run C:
## booth
module booth(
    input clk,
    input load,
    input reset,
    input [31:0] M,  
    input [31:0] Q,  
    output reg [63:0] P,  
    output done           
    );
==> flow/config.mk <==
export PLATFORM = sky130hd
export DESIGN_NAME = booth
export DESIGN_NICKNAME = booth
export VERILOG_FILES = /design/flow/design.v
export SDC_FILE = /design/flow/constraint.sdc
export NUM_CORES = 4
export LEC_CHECK = 0
export ABC_AREA = 1
export CAP_MARGIN = 20
export CORE_MARGIN = 2
export CORE_UTILIZATION = 72
export CTS_CLUSTER_DIAMETER = 199
export CTS_CLUSTER_SIZE = 96
export SETUP_SLACK_MARGIN = -0.31
export SLEW_MARGIN = 20
==> flow/constraint.sdc <==
create_clock -name core_clock -period 3.34 [get_ports {clk}]
set_input_delay 0.6680 -clock core_clock [delete_from_list [all_inputs] [get_ports {clk}]]
set_output_delay 0.6680 -clock core_clock [all_outputs]
set_load 0.01 [all_outputs]
run.sh (not shown) runs the stock make flow with config.mk's settings and CLKGATE_MAP_FILE=.
Run C: aborted in global routing (tool error)
The inputs of run B differ from those of run C as listed below.
# run C
export LEC_CHECK = 0
export ABC_AREA = 1
export CAP_MARGIN = 20
export CORE_MARGIN = 2
export CORE_UTILIZATION = 72
export CTS_CLUSTER_DIAMETER = 199
export CTS_CLUSTER_SIZE = 96
export SETUP_SLACK_MARGIN = -0.31
export SLEW_MARGIN = 20
create_clock -name core_clock -period 3.34 [get_ports {clk}]
# run B
export LEC_CHECK = 0
export CAP_MARGIN = 20
export CORE_MARGIN = 2
export CORE_UTILIZATION = 40
export SLEW_MARGIN = 20
create_clock -name core_clock -period 10.0 [get_ports {clk}]
Notes after the runs:
Every stage of the flow completed for run B, and the final layout passed the timing, design-rule and antenna checks.
Run B vs. run C: final weighted congestion in routability-driven placement shrank by about 26%, total standard cell area after synthesis went down by 22%, net count after synthesis saw a decrease.

run 1:
Starting RTL as in the previous note.
export LEC_CHECK = 0
export ABC_AREA = 1
export CAP_MARGIN = 5
export CORE_MARGIN = 2
export CORE_UTILIZATION = 40
export CTS_CLUSTER_DIAMETER = 249
export CTS_CLUSTER_SIZE = 98
export MIN_ROUTING_LAYER = met1
export PLACE_DENSITY = 0.36
export SETUP_SLACK_MARGIN = 0.08
export SLEW_MARGIN = 20
export TNS_END_PERCENT = 30
create_clock -name core_clock -period 7.9 [get_ports {clk}]
Run 1 reached the end of the flow, and the finished layout is clean on the timing, design-rule and antenna checks.
## Diff of input files: run 2 against run 1
Settings: a change of PLACE_DENSITY from 0.36 to 0.73; a change of CTS_CLUSTER_DIAMETER from 249 to 309; a deleted ABC_AREA that had been 1.
==> results <==
Run 2 went all the way through the flow, and no timing, DRC or antenna check failed.
Run 1 reached the final stage; the timing, design-rule and antenna checks on its layout passed.
Die height down about 12% in run 2 wrt run 1
For run 1, the launching instance or port of the critical path was Q_temp[0], unlike run 2, where it was M_temp[3].
Per the comparison of run 2 with run 1, area figure in the yosys stat output has decreased; first-iteration detailed-routing DRC count fell by 549.
Going from run 1 to run 2, standard cell area after detailed placement shrank by 4600 um^2, design area went down by 4600 um^2, worst setup slack for register-to-register paths decreased by 0.87 ns relative to the old numbers, fmax dropped 24 MHz.
## Diff of input files: run 3 against run 2
Settings: a change of TNS_END_PERCENT from 30 to 15; an added CELL_PAD_IN_SITES_DETAIL_PLACEMENT of 2; a change of CORE_UTILIZATION from 40 to 60; a change of CTS_CLUSTER_DIAMETER from 309 to 241; a change of PLACE_DENSITY from 0.73 to 0.56; a change of CTS_CLUSTER_SIZE from 98 to 88.
### Flow results
Run 3: aborted in 3_5_place_dp (tool error)
Having completed the whole flow, run 2 delivered a layout that passed the timing, design-rule and antenna checks.
Run 2 → run 3: yosys synthesis chip area held; area fraction in mux cells held.
| final weighted congestion in routability-driven placement | run 2 vs run 3 | ≈ equal |
Delta (run 3 minus run 2): post-synthesis share of cell area spent on and, or, nand and nor gates was more or less identical; adder-cell area share of the yosys netlist was more or less identical.
Diff run 3..run 2 | number of different library cells in the post-synthesis netlist | unchanged
Summary of run 3 over run 2: cell row count moved down; area share of and-or/or-and cells after synthesis level; number of standard cells after synthesis level.
Row die outline height: run 3 lower / run 2 higher
What run 4 does differently from run 3 at the input level:
Settings: CELL_PAD_IN_SITES_DETAIL_PLACEMENT removed (was 2); CORE_UTILIZATION changed from 60 to 70; CTS_CLUSTER_DIAMETER removed (was 241); HOLD_SLACK_MARGIN newly set to 0.29; PLACE_DENSITY changed from 0.56 to 0.79; TNS_END_PERCENT removed (was 15); SETUP_SLACK_MARGIN changed from 0.08 to 1.07; the clock period (ns, I/O delays scaled along) changed from 7.9 to 5.56.
### Flow results
In the summary table, run 4 is marked failed, with error GRT-0232 raised in 5_1_grt. Taking run 4 as 1.0, run 3 lands at 1.08 on die span in y. Basic-gate share of the synthesized area counting and, or, nand and nor cells delta (run 3 -> run 4): insignificant. Taking run 3 as 1.0, run 4 lands at 0.914 on row count. [compare] base=run 3 new=run 4: final weighted congestion in routability-driven placement now sits higher; area of the core went down about 15%. Lower effective utilization at floorplan was reported by run 3, not run 4. Run 4 against run 3: die extent in x saw a decrease, number of nets produced by synthesis saw little to no change, area fraction in full adders, half adders and majority gates saw little to no change, die size saw a decrease.
### run 4 -> run 5
Settings: swapping 70 for 40 in CORE_UTILIZATION; clearing CTS_CLUSTER_SIZE, which used to be 88; clearing HOLD_SLACK_MARGIN, which used to be 0.29; clearing PLACE_DENSITY, which used to be 0.79; clearing SETUP_SLACK_MARGIN, which used to be 1.07; swapping 5 for 20 in CAP_MARGIN; clearing MIN_ROUTING_LAYER, which used to be met1; swapping 5.56 for 6.53 in the clock period (ns, I/O delays scaled along).
Run 5 went all the way through synthesis, placement and routing and the layout is clean on timing, DRC and antenna. Die width ends up lower on run 4. Comparing placed cell area for run 5 and run 4, the smaller number came from run 4. Reported for run 5 and run 4, share of synthesized cell area in full adder, half adder and majority cells turned out identical to the last digit. | vertical die size | run 5 vs run 4 | 31% higher |. Relative to run 4, post-CTS setup repair buffer count has decreased by 87 in run 5. Die size (run 5 vs. run 4) increases by more than half.

Setup of run A:
Starting RTL as in the previous note.
clock: 3.98 ns
lec_check: 0
abc_area: 0
cap_margin: 5
core_margin: 2
core_utilization: 70
cts_cluster_diameter: 330
cts_cluster_size: 37
hold_slack_margin: 0.29
min_routing_layer: met1
place_density: 0.62
setup_slack_margin: 0.08
slew_margin: 20
tns_end_percent: 5
What ended run A was a tool error in clock tree synthesis (4_1_cts); the run never finished.
The following lists how run E was set up differently from run A:
--- a/flow/config.mk
+++ b/flow/config.mk
@@ -8 +7,0 @@
-export ABC_AREA = 0
@@ -12,3 +11 @@
-export CTS_CLUSTER_DIAMETER = 330
-export CTS_CLUSTER_SIZE = 37
-export HOLD_SLACK_MARGIN = 0.29
+export CTS_CLUSTER_SIZE = 88
@@ -16 +12,0 @@
-export PLACE_DENSITY = 0.62
@@ -19 +14,0 @@
-export TNS_END_PERCENT = 5
==> flow/constraint.sdc <==
create_clock -name core_clock -period 5.56 [get_ports {clk}]
set_input_delay 1.1120 -clock core_clock [delete_from_list [all_inputs] [get_ports {clk}]]
set_output_delay 1.1120 -clock core_clock [all_outputs]
set_load 0.01 [all_outputs]
Notes after the runs:
Run E went all the way through the flow, and no timing, DRC or antenna check failed.
From run E to run A, floorplan die area did not move at all.
Yosys-reported design area after synthesis came out exactly the same in run A and run E.
Synthesized area came out exactly the same in run A and run E.
Post-place setup slack: run E vs run A up 1540 ps
Run E: number of cells after detailed placement about 17% below run A

## build 74
booth again, from the RTL that the note above started with.
clock: 10.0 ns
lec_check: 0
cap_margin: 20
cell_pad_in_sites_global_placement: 1
core_aspect_ratio: 0.7
core_margin: 9
core_utilization: 40
cts_cluster_diameter: 136
cts_cluster_size: 31
gpl_routability_driven: 0
max_routing_layer: met4
setup_slack_margin: 0.11
slew_margin: 20
Build 74: no failed stages, no open violations at the end
### build 74 -> build 14
Settings: CTS_CLUSTER_DIAMETER now 395, was 136; CTS_CLUSTER_SIZE now 98, was 31; GPL_ROUTABILITY_DRIVEN no longer set, was 0; CORE_ASPECT_RATIO no longer set, was 0.7; MAX_ROUTING_LAYER no longer set, was met4; CELL_PAD_IN_SITES_GLOBAL_PLACEMENT no longer set, was 1; SETUP_SLACK_MARGIN now 2.29, was 0.11; CORE_MARGIN now 2, was 9.
--- outcome ---
Diff build 74..build 14 | global-route usage | negligible. Compared with build 74, in build 14 number of standard cells in the final layout excluding fillers increased 22; cell area essentially unchanged. Gate count after technology mapping: build 14 vs build 74, no meaningful difference. Looking at worst-case setup margin in the final layout, build 14 sits 96 ps above build 74. Build 14 vs. build 74: number of global-route vias before repair rose about 3.6%, multi-input gate share of the layout cell area about even, portion of total power attributed to combinational logic went down by 1.0 points. In terms of portion of the layout cell area used by clock cells, build 74 and build 14 differ only marginally.
#### Input delta (build 7 over build 14)
Settings: SETUP_SLACK_MARGIN no longer set, was 2.29; CORE_ASPECT_RATIO now 0.5, previously not set; CORE_UTILIZATION now 42, was 40; CTS_CLUSTER_DIAMETER now 183, was 395.
Notes after the runs:
- Build 14 has completed all stages; timing, DRC and antenna checks passed.
- Build 7 finished every stage and its layout cleared the timing, design-rule and antenna checks.
- Ratio of final minimum period to clock period was lower in the run labelled build 14.
- Build 7 — tightest slew margin relative to the limit 0.29 points lower, build 14 as reference
- Compared with build 14, in build 7 die size now sits lower, number of buffers created by CTS now sits at about the same level.
- Status: final area parity (build 14, build 7)
Modified inputs, build 59 compared to build 7
Settings: clearing CTS_CLUSTER_DIAMETER, which used to be 183; clearing CORE_ASPECT_RATIO, which used to be 0.5; swapping 42 for 24 in CORE_UTILIZATION; clearing CTS_CLUSTER_SIZE, which used to be 98; swapping 10.0 for 6.53 in the clock period (ns, I/O delays scaled along).
[summary]
Compared with build 7, build 59 shows a higher share of the clock period used by the worst path.
Clock power delta (build 59 − build 7): unfavourable
Changes observed in build 59 relative to build 7: all-layer global routing usage -10 points, top achievable clock speed +9.0%, number of inserted filler cells in the final layout +about 90%, wire length +about 5.6%.
~same area taken by multi-input logic gates in build 7 and build 59
Going from build 7 to build 59, the peak supply drop was found to have gone up by about 110%.
## Diff of input files: build 91 against build 59
Settings: CORE_UTILIZATION: 24 -> 11; the clock period (ns, I/O delays scaled along): 6.53 -> 13.7.
==> results <==
- In the metrics for build 59 and build 91, the one carrying the lower power dissipated in combinational cells is build 91.
- | final period demand of the worst path | lower: build 59 |
- The design area in build 91 was higher than what build 59 gave.
- Routed wire length: build 91 > build 59
- met1 routed wirelength after detailed routing grows by a few percent when moving from build 59 to build 91.

Starting RTL as in the previous note.
clock: 5.93 ns
lec_check: 0
abc_area: 0
cap_margin: 10
cell_pad_in_sites_detail_placement: 2
core_margin: 4
core_utilization: 40
cts_cluster_diameter: 129
gpl_routability_driven: 1
gpl_timing_driven: 0
hold_slack_margin: 0.27
min_routing_layer: met1
slew_margin: 20
The first run finished with negative setup slack left.
Change:
- ABC_AREA: 0 -> default
- CAP_MARGIN: 10 -> 5
- CELL_PAD_IN_SITES_DETAIL_PLACEMENT: 2 -> default
- CORE_MARGIN: 4 -> 2
- CTS_CLUSTER_DIAMETER: 129 -> default
- CTS_CLUSTER_SIZE: default -> 88
- GPL_ROUTABILITY_DRIVEN: 1 -> default
- GPL_TIMING_DRIVEN: 0 -> default
- HOLD_SLACK_MARGIN: 0.27 -> default
- PLACE_DENSITY_LB_ADDON: default -> 0.05
- SETUP_SLACK_MARGIN: default -> 0.08
- clock period: 5.93 -> 7.9 ns (I/O delays scaled with it)
- This time the run produced a clean layout
- routed wire length drops by 48%
- sequential power drops by 26%
- via count fell by 24%
- synthesized cell count does not change
- non-clock buffer count went down by 182
Change:
- ABC_AREA: default -> 1
- CELL_PAD_IN_SITES_DETAIL_PLACEMENT: default -> 1
- CORE_UTILIZATION: 40 -> 46
- CTS_CLUSTER_DIAMETER: default -> 249
- CTS_CLUSTER_SIZE: 88 -> 98
- PLACE_DENSITY: default -> 0.4
- PLACE_DENSITY_LB_ADDON: 0.05 -> default
- TNS_END_PERCENT: default -> 30
The new run completed with no timing, DRC or antenna violations.
Sequential cell count does not change.
Synthesized cell count increases by 78%.
Maximum frequency increases by 10%.
Cell count increases by 67%.
Die size increases by 11%.
Clock-buffer cell count decreases by 2.
Final area increases by 26%.
Via count increases by 58%.
Routed wire length increases by 68%.
Setup slack is better by 590 ps.
Non-clock buffer count decreases by 9.
Change:
- CELL_PAD_IN_SITES_DETAIL_PLACEMENT: 1 -> 0
- CORE_MARGIN: 2 -> 4
- CORE_UTILIZATION: 46 -> 65
- CTS_CLUSTER_DIAMETER: 249 -> 178
- CTS_CLUSTER_SIZE: 98 -> 55
- GPL_TIMING_DRIVEN: default -> 0
- PLACE_DENSITY: 0.4 -> 0.56
- SETUP_SLACK_MARGIN: 0.08 -> 0.88
- TNS_END_PERCENT: 30 -> 75
Result: The changed run completed without violations; first-iteration DRC count went up by well over a third; register-to-register slack improved by 1100 ps; design area went up slightly; count of clock-buffer cells in the layout went up by 1; wire length went down by about a fifth; cell count went down slightly; area after synthesis is unchanged.

Starting RTL as in the previous note.
clock: 4.39 ns
lec_check: 0
abc_area: 1
cap_margin: 20
core_margin: 2
core_utilization: 61
cts_cluster_size: 98
slew_margin: 20
==> next run, changes <==
- ABC_AREA: 1 -> not set
- CORE_UTILIZATION: 61 -> 14
- CTS_CLUSTER_SIZE: 98 -> not set
- clock period: 4.39 -> 10.0 ns (I/O delays scaled with it)
The new run ran to the end with no violations; synthesized area decreases by 22%; via count decreases by 37%; non-clock buffer count decreases by 10; hold slack barely changes; synthesized cell count decreases by 44%.
==> next run, changes <==
- CORE_UTILIZATION: 14 -> 70
- CTS_CLUSTER_DIAMETER: not set -> 393
- CTS_CLUSTER_SIZE: not set -> 98
After rerunning: Synthesized cell count is unchanged. First-iteration DRC count climbs by about a fifth. Maximum frequency increases by a few percent. Cell count falls by a quarter to a third. Flip-flop count stays the same.
==> next run, changes <==
- CORE_ASPECT_RATIO: not set -> 0.7
- CORE_MARGIN: 2 -> 9
- CORE_UTILIZATION: 70 -> 40
- CTS_CLUSTER_DIAMETER: 393 -> not set
- CTS_CLUSTER_SIZE: 98 -> not set
- GPL_ROUTABILITY_DRIVEN: not set -> 0
- MAX_ROUTING_LAYER: not set -> met4
- SETUP_SLACK_MARGIN: not set -> 0.11
Die size rose by 98%.
Count of clock-buffer cells in the layout is unchanged.
Hold slack stays flat.
==> next run, changes <==
- CAP_MARGIN: 20 -> 25
- CELL_PAD_IN_SITES_DETAIL_PLACEMENT: not set -> 2
- CELL_PAD_IN_SITES_GLOBAL_PLACEMENT: not set -> 3
- CTS_CLUSTER_DIAMETER: not set -> 136
- CTS_CLUSTER_SIZE: not set -> 77
- HOLD_SLACK_MARGIN: not set -> -0.01
- MIN_ROUTING_LAYER: not set -> met2
- PLACE_DENSITY_LB_ADDON: not set -> 0.08
- SETUP_SLACK_MARGIN: 0.11 -> not set
=>
- Now the flow died in global routing with GRT-0116
- area after synthesis is unchanged
- die size stays the same
- synthesized cell count is unchanged
==> next run, changes <==
- CAP_MARGIN: 25 -> 20
- CELL_PAD_IN_SITES_DETAIL_PLACEMENT: 2 -> not set
- CELL_PAD_IN_SITES_GLOBAL_PLACEMENT: 3 -> not set
- CORE_ASPECT_RATIO: 0.7 -> 1.68
- CORE_MARGIN: 9 -> 2
- CTS_CLUSTER_DIAMETER: 136 -> 392
- CTS_CLUSTER_SIZE: 77 -> 98
- GPL_ROUTABILITY_DRIVEN: 0 -> not set
- HOLD_SLACK_MARGIN: -0.01 -> not set
- MAX_ROUTING_LAYER: met4 -> not set
- MIN_ROUTING_LAYER: met2 -> not set
- PLACE_DENSITY_LB_ADDON: 0.08 -> not set
=> The new run finished with timing, DRC and antenna clean. Area after synthesis stays the same. Synthesized cell count stays the same. Die area fell by roughly a tenth.

booth again, from the RTL that the note above started with.
export LEC_CHECK = 0
export ABC_AREA = 1
export CAP_MARGIN = 5
export CELL_PAD_IN_SITES_DETAIL_PLACEMENT = 1
export CORE_MARGIN = 2
export CORE_UTILIZATION = 46
export CTS_CLUSTER_DIAMETER = 249
export CTS_CLUSTER_SIZE = 98
export MIN_ROUTING_LAYER = met1
export PLACE_DENSITY = 0.36
export SETUP_SLACK_MARGIN = 2.11
export SLEW_MARGIN = 20
export TNS_END_PERCENT = 30
create_clock -name core_clock -period 7.9 [get_ports {clk}]
The starting point finished with timing, DRC and antenna clean.
Then changed:
Settings changed: CORE_MARGIN 2 to 4, CORE_UTILIZATION 46 to 60, CTS_CLUSTER_DIAMETER 249 to 241, CTS_CLUSTER_SIZE 98 to 57, GPL_TIMING_DRIVEN set to 0, PLACE_DENSITY 0.36 to 0.56, SETUP_SLACK_MARGIN 2.11 to 0.08, TNS_END_PERCENT 30 to 65.
Now the flow died in detailed placement.
Synthesized area does not change.
Die size goes down by 20%.
Synthesized cell count does not change.
Power and IR drop assume default switching activity.
